==> 11-01 <==
## path_math
module path_math
    (input [11:0] location,  
     input [11:0] target,  
     input [4:0] current_orientation,  
     input clock,
     input enable,
     input reset,
     output reg done,
	  output reg [4:0] needed_orientation,  
     output reg [11:0] move_command);
clock: 12.0 ns
lec_check: 0
abc_area: 1
cap_margin: 20
cell_pad_in_sites_detail_placement: 2
cell_pad_in_sites_global_placement: 3
core_aspect_ratio: 0.64
core_margin: 10
core_utilization: 46
cts_cluster_diameter: 117
cts_cluster_size: 16
gpl_timing_driven: 0
hold_slack_margin: 0.06
max_routing_layer: met4
setup_slack_margin: 3.22
slew_margin: 20
tns_end_percent: 30
run.sh (not shown) runs the stock make flow with config.mk's settings and CLKGATE_MAP_FILE=.
==> inputs of 11-09, as changes to 11-01 <==
ABC_AREA = not set   (was 1)
CAP_MARGIN = 15   (was 20)
CELL_PAD_IN_SITES_DETAIL_PLACEMENT = not set   (was 2)
CELL_PAD_IN_SITES_GLOBAL_PLACEMENT = not set   (was 3)
CORE_ASPECT_RATIO = not set   (was 0.64)
CORE_MARGIN = 2   (was 10)
CORE_UTILIZATION = 71   (was 46)
CTS_CLUSTER_DIAMETER = not set   (was 117)
CTS_CLUSTER_SIZE = not set   (was 16)
GPL_TIMING_DRIVEN = not set   (was 0)
HOLD_SLACK_MARGIN = not set   (was 0.06)
MAX_ROUTING_LAYER = not set   (was met4)
SETUP_SLACK_MARGIN = not set   (was 3.22)
TNS_END_PERCENT = not set   (was 30)
==> flow/constraint.sdc (replaced) <==
create_clock -name core_clock -period 7.68 [get_ports {clock}]
set_input_delay 1.5360 -clock core_clock [delete_from_list [all_inputs] [get_ports {clock}]]
set_output_delay 1.5360 -clock core_clock [all_outputs]
set_load 0.01 [all_outputs]
==> inputs of 01-06, as changes to 11-01 <==
CELL_PAD_IN_SITES_DETAIL_PLACEMENT = not set   (was 2)
CELL_PAD_IN_SITES_GLOBAL_PLACEMENT = not set   (was 3)
CORE_ASPECT_RATIO = not set   (was 0.64)
CORE_MARGIN = 9   (was 10)
CORE_UTILIZATION = 63   (was 46)
CTS_CLUSTER_DIAMETER = not set   (was 117)
MAX_ROUTING_LAYER = not set   (was met4)
SETUP_SLACK_MARGIN = not set   (was 3.22)
TNS_END_PERCENT = not set   (was 30)
==> inputs of 08-24, as changes to 11-01 <==
CELL_PAD_IN_SITES_DETAIL_PLACEMENT = 0   (was 2)
CELL_PAD_IN_SITES_GLOBAL_PLACEMENT = not set   (was 3)
CORE_ASPECT_RATIO = 1.07   (was 0.64)
CORE_MARGIN = 2   (was 10)
CORE_UTILIZATION = 16   (was 46)
CTS_CLUSTER_DIAMETER = 328   (was 117)
CTS_CLUSTER_SIZE = not set   (was 16)
GPL_ROUTABILITY_DRIVEN = 0   (was not set)
GPL_TIMING_DRIVEN = 1   (was 0)
HOLD_SLACK_MARGIN = not set   (was 0.06)
PLACE_DENSITY_LB_ADDON = 0.27   (was not set)
SETUP_SLACK_MARGIN = -0.87   (was 3.22)
SLEW_MARGIN = 35   (was 20)
TNS_END_PERCENT = 15   (was 30)
==> flow/constraint.sdc (replaced) <==
create_clock -name core_clock -period 10.1 [get_ports {clock}]
set_input_delay 2.0200 -clock core_clock [delete_from_list [all_inputs] [get_ports {clock}]]
set_output_delay 2.0200 -clock core_clock [all_outputs]
set_load 0.01 [all_outputs]
==> results <==
Register-to-register slack: 11-09 < 08-24 < 01-06.
Utilization: 08-24 < 01-06 < 11-09.
Of 08-24 and 11-09, 08-24 has the higher clock-buffer cell count (gap 15).
11-01 stopped in global placement (GPL-0301). 01-06 finished with timing, DRC and antenna clean. 08-24 completed with no timing, DRC or antenna violations. 11-09 ran to the end with violations: setup timing.
Synthesized cell count: 11-09 is smaller than 11-01 (about 22%).
==> figures <==
metric	11-09	01-06	11-01	08-24
Rel. slew slack	30.11%	25.81%	-	42.67%
Maximum buffer depth of the clock tree	3	3	-	3
Flop2flop setup slack	2070 ps	6990 ps	-	4970 ps
Detailed-router iteration count before antenna repair	6	6	-	6
Run status	finished with violations	complete, no violations	did not finish	complete, no violations
Stage where the flow stopped	-	-	global placement	-
Violated checks	setup timing	-	-	-
Worst path required time	8020 ps	12330 ps	-	10400 ps
Worst min path class	reg2reg	reg2reg	-	reg2reg
Final HPWL from detailed placement	89870 um	94160 um	-	116300 um
Startpoint types	input pin	input pin	-	input pin
Launching point of the worst reg2reg path	abs_delta_y[6]	om.abs_delta_x[6]	-	om.abs_delta_x[6]
Number of cell rows	87	96	90	198

---

==> wip/zinc <==
path_math again, from the RTL that the note above started with.
clock: 10.1 ns
lec_check: 0
abc_area: 1
cap_margin: 20
cell_pad_in_sites_detail_placement: 0
cell_pad_in_sites_global_placement: 1
core_aspect_ratio: 1.07
core_margin: 2
core_utilization: 16
cts_cluster_diameter: 328
gpl_routability_driven: 0
gpl_timing_driven: 1
max_routing_layer: met4
place_density_lb_addon: 0.19
setup_slack_margin: -0.87
slew_margin: 15
tns_end_percent: 15
==> inputs of wip/raven, as changes to wip/zinc <==
==> flow/config.mk (replaced) <==
export PLATFORM = sky130hd
export DESIGN_NAME = path_math
export DESIGN_NICKNAME = path_math
export VERILOG_FILES = /design/flow/design.v
export SDC_FILE = /design/flow/constraint.sdc
export NUM_CORES = 4
export LEC_CHECK = 0
export CAP_MARGIN = 10
export CORE_MARGIN = 2
export CORE_UTILIZATION = 72
export CTS_CLUSTER_SIZE = 32
export SETUP_SLACK_MARGIN = -0.68
export SLEW_MARGIN = 20
==> flow/constraint.sdc (replaced) <==
create_clock -name core_clock -period 7.75 [get_ports {clock}]
set_input_delay 1.5500 -clock core_clock [delete_from_list [all_inputs] [get_ports {clock}]]
set_output_delay 1.5500 -clock core_clock [all_outputs]
set_load 0.01 [all_outputs]
==> inputs of wip/quartz, as changes to wip/zinc <==
==> flow/config.mk (replaced) <==
export PLATFORM = sky130hd
export DESIGN_NAME = path_math
export DESIGN_NICKNAME = path_math
export VERILOG_FILES = /design/flow/design.v
export SDC_FILE = /design/flow/constraint.sdc
export NUM_CORES = 4
export LEC_CHECK = 0
export CAP_MARGIN = 10
export CORE_MARGIN = 2
export CORE_UTILIZATION = 72
export CTS_CLUSTER_SIZE = 32
export MAX_ROUTING_LAYER = met4
export SETUP_SLACK_MARGIN = 0.76
export SLEW_MARGIN = 20
==> flow/constraint.sdc (replaced) <==
create_clock -name core_clock -period 7.75 [get_ports {clock}]
set_input_delay 1.5500 -clock core_clock [delete_from_list [all_inputs] [get_ports {clock}]]
set_output_delay 1.5500 -clock core_clock [all_outputs]
set_load 0.01 [all_outputs]
==> inputs of wip/yarrow, as changes to wip/zinc <==
==> flow/config.mk (replaced) <==
export PLATFORM = sky130hd
export DESIGN_NAME = path_math
export DESIGN_NICKNAME = path_math
export VERILOG_FILES = /design/flow/design.v
export SDC_FILE = /design/flow/constraint.sdc
export NUM_CORES = 4
export LEC_CHECK = 0
export CAP_MARGIN = 20
export CORE_MARGIN = 2
export CORE_UTILIZATION = 40
export SLEW_MARGIN = 20
==> flow/constraint.sdc (replaced) <==
create_clock -name core_clock -period 11.0 [get_ports {clock}]
set_input_delay 2.2000 -clock core_clock [delete_from_list [all_inputs] [get_ports {clock}]]
set_output_delay 2.2000 -clock core_clock [all_outputs]
set_load 0.01 [all_outputs]
==> qor summary <==
| metric | wip/raven | wip/quartz | wip/zinc | wip/yarrow |
|---|---|---|---|---|
| Outcome | failed layout checks | failed layout checks | complete, no violations | complete, no violations |
| Reasons for failing layout checks | setup timing | setup timing | - | - |
| DP HPWL | 88.28 mm | 87.89 mm | 133.3 mm | 86.34 mm |
| Vias in the first global route | 35005 | 35736 | 37541 | 30358 |
| Fraction of area in clock buffers and inverters | 0.02028 | 0.01945 | 0.02510 | 0.02441 |
| Total of endpoints with negative setup slack in the final report | 24 | 24 | 0 | 0 |
| WP buf/inv | 8 | 10 | 9 | 9 |
| Highest metal used | met5 | met4 | met4 | met4 |
| Post-CTS Setup Repair Bufs | 20 | 37 | 0 | 0 |
| Start point of the critical path | location[4] | target[3] | target[2] | location[3] |
| Setup slack on the worst flop-to-flop path | 2170 ps | 2180 ps | 4820 ps | 5470 ps |
| Fill cells | 3175 | 2863 | 30885 | 9925 |
| Critical path's slowest cell | sky130_fd_sc_hd__fa_2 | sky130_fd_sc_hd__fa_1 | sky130_fd_sc_hd__clkdlybuf4s50_1 | sky130_fd_sc_hd__fa_1 |
| Final cell area excluding filler cells | 47880 sq um | 48830 sq um | 50660 sq um | 44590 sq um |
| Post-Place Cell Area | 45610 sq um | 45780 sq um | 49380 sq um | 43450 sq um |
